== run A ==
Design snack, start of the top module:
module snack(
    input ps2_data,
    input ps2_clk,
    input clk,
    input [1:0] speed_mode,
    input rst_n,
    input key,
    output hsync,
    output vsync,
    output beep,
    output [3:0] vga_r,
    output [3:0] vga_g,
    output [3:0] vga_b
    );
    wire key_r,key_l,key_u,key_d;
    PS2 ps2(.clk(clk),.rst(!rst_n),.ps2_clk(ps2_clk),.ps2_data(ps2_data),.up(key_u),.left(key_l),.right(key_r),.down(key_d));
    wire [9:0] col;
    wire [8:0] row;
    wire [9:0] box_x;
    wire [8:0] box_y;
    wire drive;
    wire snake_r;
    wire snake_head;
    snack_control u1_snack_control(
        .clk(clk),
        .rst_n(rst_n),
        .key_r(key_r),
        .key_l(key_l),
        .key_u(key_u),
        .key_d(key_d),
        .box_x(box_x),
        .box_y(box_y),
        .x_pos(col),
        .y_pos(row),
        .speed_mode(speed_mode),
        .drive(drive),
        .snack_r(snake_r),
        .snake_head(snake_head)
                  );
    random_box u1_random_box(
        .clk(clk),
        .rst_n(rst_n),
        .drive(drive), 
        .box_x(box_x), 
        .box_y(box_y)
    );
    wire [11:0] pixel;
    wire rdn;
    reg control_signal;
    wire [3:0]vga_r1;
    wire [3:0]vga_g1;
    wire [3:0]vga_b1;
    wire hsync1;
    wire vsync1;
    wire [3:0]vga_r2;
    wire [3:0]vga_g2;
    wire [3:0]vga_b2;
    wire hsync2;
    wire vsync2;
    VGA vga0(
        .clk(clk),
        .rst(!rst_n),
        .R(vga_r1),
        .G(vga_g1),
        .B(vga_b1),
        .HS(hsync1),
        .VS(vsync1),
        .row(row),
        .col(col),
        .rdn(rdn),
        .Din(pixel)
    );
  ...
For scale: about 6700 cells after synthesis, about 22 I/O pins, ~0.055 mm2 of cells after synthesis.
clock: 6.66 ns
lec_check: 0
abc_area: 0
cap_margin: 20
cell_pad_in_sites_detail_placement: 2
cell_pad_in_sites_global_placement: 1
core_margin: 2
core_utilization: 52
cts_cluster_size: 63
gpl_routability_driven: 1
max_routing_layer: met5
min_routing_layer: met1
place_density: 0.64
setup_slack_margin: 1.59
slew_margin: 20
tns_end_percent: 30
run.sh (not shown) runs the stock make flow with config.mk's settings and CLKGATE_MAP_FILE=.
Flow for run A halted at detailed placement (3_5_place_dp), error code DPL-0033.
> inputs changed (run A -> run B)
- CELL_PAD_IN_SITES_GLOBAL_PLACEMENT removed (was 1)
- CTS_CLUSTER_SIZE removed (was 63)
- SETUP_SLACK_MARGIN removed (was 1.59)
- GPL_ROUTABILITY_DRIVEN removed (was 1)
- PLACE_DENSITY removed (was 0.64)
- MIN_ROUTING_LAYER removed (was met1)
- MAX_ROUTING_LAYER removed (was met5)
- CORE_UTILIZATION changed from 52 to 40
- ABC_AREA removed (was 0)
- TNS_END_PERCENT removed (was 30)
- CELL_PAD_IN_SITES_DETAIL_PLACEMENT removed (was 2)
- the clock period (ns, I/O delays scaled along) changed from 6.66 to 40.0
==> comparison <==
Run B: full flow OK, the timing, design-rule and antenna checks passed
Taking run A over run B, the total number of placement rows ratio works out to 0.875.
Comparing die area for run B and run A, the bigger number came from run B.
Starting density of the core in run B vs run A: down 12 points
The lower core area came out of run A.
Diff run B..run A | multiplexer fraction of the synthesized cell area | unchanged
--- input diff run B..run C ---
- CORE_UTILIZATION: 40 -> 58
- the clock period (ns, I/O delays scaled along): 40.0 -> 16.4
--- outcome ---
Run C: all stages complete, timing, DRC and antenna checks passed
Run B ended up with input pin to async pin as its kind of critical path; run C ended up with flip-flop to output port.
Compared with run B, in run C power density relative to cell area up 150%; clock buffer and inverter area fraction after layout flat.
Compare run B and run C | count of plain and timing-repair buffers lower: run C
The following lists how run D was set up differently from run C:
- CORE_UTILIZATION: 58 -> 25
- the clock period (ns, I/O delays scaled along): 16.4 -> 61.2
==> comparison <==
Run D: flow completed, timing, DRC and antenna clean. When run D is set beside run C, its area of the core region turns out to be about 130% larger. Delta(signal arrival time at the worst endpoint, run D - run C) > 0. Delta (run D minus run C): first-pass GRT wire length has increased, worst setup slack +35.20 ns, summed area of non-filler cells in the final layout grew by 0.0021 mm2, half-perimeter wire length after placement rose by about 5%. Worst-case reg-to-reg path depth: run D > run C. Run D vs run C, worst setup path startpoint: rst_n vs control_signal$_DFF_PN0_. Routed via count, run D vs run C: up slightly. Summary of run D over run C: register fraction of the total cell area decreased by 0.89 points relative to the old numbers, relative contribution of the clock network to total power increased by 1.2 points relative to the old numbers.
No activity file was given, so power comes from the tool's default toggle rates.
